== job 5322 ==
==> flow/design.v <==
`timescale 1ns / 1ps
module xbip_dsp48_macro_0 (
    input wire                 CLK,
    input wire                 CE,
    input wire signed  [7:0]   A,
    input wire signed  [7:0]   B,
    input wire signed  [30:0]  C,
    output wire signed [31:0]  P
);
assign P = A * B + C;
endmodule
`timescale 1ns / 1ps
module MAC(
    input wire rstn_i,
    input wire clk_i,
    input wire dsp_enable_i,
    input wire dsp_valid_i,
    input wire signed [7:0] dsp_input_i,
    input wire signed [7:0] dsp_weight_i,
    output wire valid_o_d,
    output reg done_o,
    output wire signed [31:0] dsp_output_o
);
reg signed [30:0] partial_sum;     
reg signed [31:0] dsp_output;
wire signed [31:0] dsp_temp;
wire dsp_valid_o;
reg [1:0] dsp_valid_delay;
assign dsp_output_o = dsp_output;
assign dsp_valid_o = dsp_valid_delay[0];
assign valid_o_d = dsp_valid_delay[1];
always @(posedge clk_i or negedge rstn_i) begin
    if (!rstn_i) begin
        partial_sum <= 0;
    end else if (valid_o_d) begin
        partial_sum <= 0;
    end else begin
        partial_sum <= $signed ({dsp_temp[31],dsp_temp[29:0]});
    end 
end
always @(posedge clk_i or negedge rstn_i) begin
    if (!rstn_i) begin
        dsp_valid_delay <=0;
    end
    else begin
        dsp_valid_delay[0] <= dsp_valid_i;
        dsp_valid_delay[1] <= dsp_valid_delay[0];
    end
end
always @(posedge clk_i or negedge rstn_i) begin    
    if(!rstn_i) begin
        dsp_output <= 0;
        done_o <= 0;
    end
    else if (dsp_valid_o) begin
        dsp_output <= dsp_temp;
        done_o <= 1;
    end
    else begin
        dsp_output <=0;
        done_o <= 0;
    end
end 
xbip_dsp48_macro_0 DSP_for_MAC (
    .CLK(clk_i),              
    .CE(dsp_enable_i),        
    .A(dsp_input_i),          
    .B(dsp_weight_i),         
    .C(partial_sum),          
    .P(dsp_temp)              
);
endmodule
module Quantize
#(
    parameter WIDTH_INPUT       = 32, 
    parameter WIDTH_OUTPUT      = 8,
    parameter NUM_CALCULATE     = 8,
    parameter SCALIING_FACTOR   = 2408, 
    parameter QUANTIZE_BIT      = 8
)
(
    input wire                              clk_i,           
    input wire                              rstn_i,          
    input wire                              i_q_en,          
    input wire signed   [WIDTH_INPUT-1:0]   din_i,           
    output wire signed  [WIDTH_OUTPUT-1:0]  o_qout,          
    output wire                             o_qvalid,        
    output wire                             done_o           
);
    localparam LOCAL_COUNTER = $clog2(NUM_CALCULATE);  
    reg         [LOCAL_COUNTER-1:0] rCnt;                
    reg signed  [WIDTH_INPUT-1:0]   rScaled;             
    reg signed  [WIDTH_OUTPUT-1:0]  rClipped;            
    reg     rEn_delay;                                   
    reg     q_valid;                                     
    reg     q_done;                                      
    always @(posedge clk_i) begin
        if (!rstn_i) begin
            rEn_delay <= 0;                        
        end else begin
            rEn_delay <= i_q_en;                   
        end
    end
    always @(posedge clk_i or negedge rstn_i) begin
        if (!rstn_i) begin
            rScaled <= 0;                           
        end else if(din_i >= 0) begin
            rScaled <= (din_i + SCALIING_FACTOR / 2) / SCALIING_FACTOR;  
        end else begin
            rScaled <= (din_i - SCALIING_FACTOR / 2) / SCALIING_FACTOR;  
        end
    end
    always @(posedge clk_i) begin
        if (!rstn_i) begin
            q_valid <= 0;                          
            q_done  <= 0;                          
        end else if (rEn_delay) begin
            q_valid <= 1;                          
        end else if (rCnt == NUM_CALCULATE-2) begin
            q_done  <= 1;                           
        end else if (rCnt == NUM_CALCULATE-1) begin
            q_done  <= 0;                           
            q_valid <= 0;                          
        end
    end
    always @(posedge clk_i) begin
        if (!rstn_i) begin
            rCnt    <= 0;                              
        end else if(q_valid) begin
            rCnt <= rCnt + 1;                       
        end else begin
            rCnt <= 0;                              
        end
    end
    always @(posedge clk_i or negedge rstn_i) begin
        if (!rstn_i) begin
            rClipped <= 0;                          
        end else if (q_valid | rEn_delay) begin
            case(rScaled[QUANTIZE_BIT:QUANTIZE_BIT-1])
                2'b01:  begin
                    rClipped <= {(QUANTIZE_BIT-1){1'b1}};  
                end
                2'b10:  begin
                    rClipped <= {1'b1,{(QUANTIZE_BIT-1){1'b0}}};  
                end
                default:    begin
                    rClipped <= rScaled[QUANTIZE_BIT-1:0];  
                end
            endcase
        end else begin
            rClipped <= 0;                          
        end
    end    
    assign o_qvalid = q_valid;                     
    assign done_o   = q_done;                        
    assign o_qout   = rClipped;                      
endmodule
module Dequantize
#(
    parameter WIDTH_INPUT       = 32,
    parameter WIDTH_OUTPUT      = 32,
    parameter SCALIING_FACTOR_X = 2408,   
    parameter SCALIING_FACTOR_Y = 134,    
    parameter NUM_COUNTER_BIT   = 3,
    parameter NUM_CALCULATE     = 4
)
(
    input wire  clk_i,                               
    input wire  rstn_i,                              
    input wire signed   [WIDTH_INPUT-1:0]   din_i,   
    input wire  valid_i,                             
    output wire valid_o,                             
    output wire done_o,                              
    output wire signed  [WIDTH_OUTPUT-1:0]  dout_o   
);
    reg         [NUM_COUNTER_BIT-1:0]   rCnt;            
    reg signed  [WIDTH_OUTPUT-1:0]      rScaled;         
    reg         q_done;                                  
    reg [1:0]   valid_delay;                             
    always @(posedge clk_i or negedge rstn_i) begin
        if (!rstn_i) begin
            rScaled <= 0;
        end else begin
            rScaled <= din_i * SCALIING_FACTOR_X * SCALIING_FACTOR_Y; 
        end
    end
    always @(posedge clk_i or negedge rstn_i) begin
        if (!rstn_i) begin
            q_done <= 0;
        end else if (rCnt == NUM_CALCULATE-2) begin
            q_done <= 1;
        end else if (rCnt == NUM_CALCULATE-1) begin
            q_done <= 0;
        end
    end
    always @(posedge clk_i or negedge rstn_i) begin
        if (!rstn_i) begin
            rCnt <= 0;
        end else if (valid_o) begin
            rCnt <= rCnt + 1;
        end else begin
            rCnt <= 0;
        end
    end
    always @(posedge clk_i or negedge rstn_i) begin
        if (!rstn_i) begin
            valid_delay <= 0;
        end else begin
            valid_delay[0] <= valid_i;
            valid_delay[1] <= valid_delay[0];
        end
    end
    assign done_o = q_done;
    assign valid_o = valid_delay[1];
    assign dout_o = rScaled;
endmodule
module top(
    input wire                  clk_i,           
    input wire                  rstn_i,          
    input wire                  start_i,         
    input wire signed   [31:0]  vector_x_i,      
    input wire signed   [31:0]  quant_w_i,       
    output wire                 done_o,          
    output wire signed  [31:0]  dout_o           
);
wire quantize_done;                        
wire dequantize_done;                      
wire signed [7:0]   quantized_data;          
wire signed [31:0]  mac_out [3:0];           
reg signed  [31:0]  mac_o [3:0];             
wire valid;                                
wire mac_done;                             
wire [3:0] mac_done_w;                     
assign mac_done = mac_done_w[0];
reg q_valid;                               
reg [31:0] q_in;                           
Quantize #(
    .WIDTH_INPUT(32), 
    .WIDTH_OUTPUT(8),
    .NUM_CALCULATE(8),                     
    .SCALIING_FACTOR(2408),                
    .QUANTIZE_BIT(8) 
) quantize_inst (
    .clk_i(clk_i),                         
    .rstn_i(rstn_i),                       
    .i_q_en(start_i),                      
    .din_i(vector_x_i),                    
    .o_qout(quantized_data),               
    .o_qvalid(valid),                      
    .done_o(quantize_done)                 
);
genvar i;
generate 
    for (i = 0; i < 4; i = i + 1) begin : mac_gen
        MAC mymac(
            .clk_i(clk_i),                 
            .rstn_i(rstn_i),               
            .dsp_enable_i(valid),          
            .dsp_valid_i(quantize_done),   
            .dsp_input_i(quantized_data),  
            .dsp_weight_i(quant_w_i[32-1-8*i:32-8*(i+1)]),  
            .done_o(mac_done_w[i]),        
            .dsp_output_o(mac_out[i])      
        );
        always @(posedge clk_i or negedge rstn_i) begin
            if (!rstn_i) begin
                mac_o[i] <= 0;             
            end else if (mac_done) begin
                mac_o[i] <= mac_out[i];    
            end
        end
    end
endgenerate
Dequantize #(
    .WIDTH_INPUT(32),                      
    .WIDTH_OUTPUT(32), 
    .SCALIING_FACTOR_X(2408), 
    .SCALIING_FACTOR_Y(134),
    .NUM_COUNTER_BIT(3),                   
    .NUM_CALCULATE(4) 
) dequantize_inst (
    .clk_i(clk_i),                         
    .rstn_i(rstn_i),                       
    .din_i(q_in),                          
    .valid_i(q_valid),                     
    .done_o(dequantize_done),              
    .dout_o(dout_o)                        
);
reg [1:0] qCnt;                            
always @(posedge clk_i or negedge rstn_i) begin
    if (!rstn_i) begin
        qCnt <= 0;                         
    end else if (q_valid) begin
        qCnt <= qCnt + 1;                  
    end
end
always @(posedge clk_i or negedge rstn_i) begin
    if (!rstn_i) begin
        q_valid <= 0;                      
    end else if (mac_done) begin
        q_valid <= 1;                      
    end else if (qCnt == 3) begin
        q_valid <= 0;                      
    end
end
always @(posedge clk_i or negedge rstn_i) begin
    if (!rstn_i) begin
        q_in <= 0;                         
    end else if (q_valid) begin
        q_in <= mac_o[qCnt];               
    end else begin
        q_in <= 0;                         
    end
end
assign done_o = dequantize_done ? 1 : 0;   
endmodule
make LEC_CHECK=0 ABC_AREA=1 CAP_MARGIN=20 CORE_MARGIN=2 CORE_UTILIZATION=70 CTS_CLUSTER_DIAMETER=256 CTS_CLUSTER_SIZE=30 SLEW_MARGIN=20 finish   # period 6.68 ns
run.sh (not shown) runs the stock make flow with config.mk's settings and CLKGATE_MAP_FILE=.
Status(job 5322) = ERROR, stage = global routing (5_1_grt)
The inputs of job 8942 differ from those of job 5322 as listed below.
diff --git a/flow/config.mk b/flow/config.mk
--- a/flow/config.mk
+++ b/flow/config.mk
@@ -7,8 +7,5 @@
 export LEC_CHECK = 0
-export ABC_AREA = 1
 export CAP_MARGIN = 20
 export CORE_MARGIN = 2
-export CORE_UTILIZATION = 70
-export CTS_CLUSTER_DIAMETER = 256
-export CTS_CLUSTER_SIZE = 30
+export CORE_UTILIZATION = 27
 export SLEW_MARGIN = 20
==> flow/constraint.sdc <==
create_clock -name core_clock -period 31.4 [get_ports {clk_i}]
set_input_delay 6.2800 -clock core_clock [delete_from_list [all_inputs] [get_ports {clk_i}]]
set_output_delay 6.2800 -clock core_clock [all_outputs]
set_load 0.01 [all_outputs]
==> comparison <==
Job 8942: no failed stages, no open violations at the end
Compared to job 5322, job 8942 has area after synthesis 1.8% lower.
Delta (job 8942 minus job 5322): number of standard-cell rows in the floorplan higher; area fraction in and, or, nand and nor cells decreased by 14 points relative to the old numbers; final weighted congestion in routability-driven placement decreased by 6.3% relative to the old numbers.
Compared with job 5322, in job 8942 post-synthesis adder-cell area fraction +0.66 points, area of the die +100000 um^2, synthesized cell count -1087.
## Diff of input files: job 2958 against job 8942
diff --git a/flow/config.mk b/flow/config.mk
--- a/flow/config.mk
+++ b/flow/config.mk
@@ -9,3 +9,3 @@
 export CORE_MARGIN = 2
-export CORE_UTILIZATION = 27
+export CORE_UTILIZATION = 65
 export SLEW_MARGIN = 20
==> flow/constraint.sdc <==
create_clock -name core_clock -period 22.0 [get_ports {clk_i}]
set_input_delay 4.4000 -clock core_clock [delete_from_list [all_inputs] [get_ports {clk_i}]]
set_output_delay 4.4000 -clock core_clock [all_outputs]
set_load 0.01 [all_outputs]
[summary]
Job 8942 vs job 2958, cell type of the slowest stage on the worst timing path: sky130_fd_sc_hd__a2111oi_1 vs sky130_fd_sc_hd__or4_1. Across both runs, data required time at the worst endpoint was lower for job 2958 than for job 8942. [job 2958] flow finished | final checks: failed | reasons: negative setup slack. Per the comparison of job 2958 with job 8942, post-placement cell area picked up an extra 4500 um^2; clock buffer count from CTS lost 6.7%; share of the core filled with cells picked up an extra 53 points. Delta (job 2958 minus job 8942): global-route usage went up 20 points.
Here is what was changed in the inputs of job 3176 compared with job 2958.
diff --git a/flow/config.mk b/flow/config.mk
--- a/flow/config.mk
+++ b/flow/config.mk
@@ -9,3 +9,5 @@
 export CORE_MARGIN = 2
-export CORE_UTILIZATION = 65
+export CORE_UTILIZATION = 72
+export CTS_CLUSTER_SIZE = 10
+export SETUP_SLACK_MARGIN = 1.38
 export SLEW_MARGIN = 20
==> flow/constraint.sdc <==
create_clock -name core_clock -period 5.78 [get_ports {clk_i}]
set_input_delay 1.1560 -clock core_clock [delete_from_list [all_inputs] [get_ports {clk_i}]]
set_output_delay 1.1560 -clock core_clock [all_outputs]
set_load 0.01 [all_outputs]
### Flow results
- Summary of job 3176 over job 2958: number of input and output port buffers inserted held, x dimension of the die -13 um.
- Relative to job 2958, the die area measured on job 3176 has decreased by a little under 10%.
- The higher pre-CTS setup slack came out of job 2958.
- Max weighted congestion reported at the end of routability-driven placement across job 2958 and job 3176: job 2958
- Job 3176: estimated wirelength of the detail-placed design is 42% higher than what job 2958 reported.
- The flow ended early for job 3176: it failed with a tool error in clock tree synthesis (4_1_cts).
- Against job 2958, count of placed standard cells including taps in job 3176 rose by a few percent.
- Diff job 2958..job 3176 | distinct cell type count after synthesis | unchanged
[inputs] job 7597 vs job 3176
diff --git a/flow/config.mk b/flow/config.mk
--- a/flow/config.mk
+++ b/flow/config.mk
@@ -7,7 +7,6 @@
 export LEC_CHECK = 0
+export ABC_AREA = 1
 export CAP_MARGIN = 20
 export CORE_MARGIN = 2
-export CORE_UTILIZATION = 72
-export CTS_CLUSTER_SIZE = 10
-export SETUP_SLACK_MARGIN = 1.38
+export CORE_UTILIZATION = 71
 export SLEW_MARGIN = 20
==> flow/constraint.sdc <==
create_clock -name core_clock -period 22.3 [get_ports {clk_i}]
set_input_delay 4.4600 -clock core_clock [delete_from_list [all_inputs] [get_ports {clk_i}]]
set_output_delay 4.4600 -clock core_clock [all_outputs]
set_load 0.01 [all_outputs]
[summary]
- Job 7597: full flow OK, the timing, DRC and antenna checks passed
- Delta (job 7597 minus job 3176): mean cell area of the mapped netlist fell by 1.6 um^2, post-synthesis sequential area ratio fell by 0.41 points, worst slack after detailed placement rose by 15.16 ns.
- Compared with job 3176, detailed-placement wirelength estimate in job 7597 decreased by more than a quarter.
- [compare] base=job 3176 new=job 7597: area share of and-or/or-and cells after synthesis decreased 11 points; placeable core region increased by 2.8% relative to the old numbers; netlist area before placement went up by about 1.8%.
> inputs changed (job 7597 -> job 8454)
diff --git a/flow/config.mk b/flow/config.mk
--- a/flow/config.mk
+++ b/flow/config.mk
@@ -11,2 +11,4 @@
 export CORE_UTILIZATION = 71
+export PLACE_DENSITY_LB_ADDON = 0.06
+export SETUP_SLACK_MARGIN = 4.94
 export SLEW_MARGIN = 20
==> flow/constraint.sdc <==
create_clock -name core_clock -period 18.4 [get_ports {clk_i}]
set_input_delay 3.6800 -clock core_clock [delete_from_list [all_inputs] [get_ports {clk_i}]]
set_output_delay 3.6800 -clock core_clock [all_outputs]
set_load 0.01 [all_outputs]
## What came out
Job 8454 against job 7597: number of placed instances, taps included now sits higher. Across job 7597 and job 8454, a clean result was obtained everywhere but in job 8454. Job 8454 ran in full, but the layout does not pass; the checks complain about negative setup slack. On data required time of the worst path: job 8454 sits below job 7597. On setup TNS, the lower figure sits with job 8454, not job 7597.
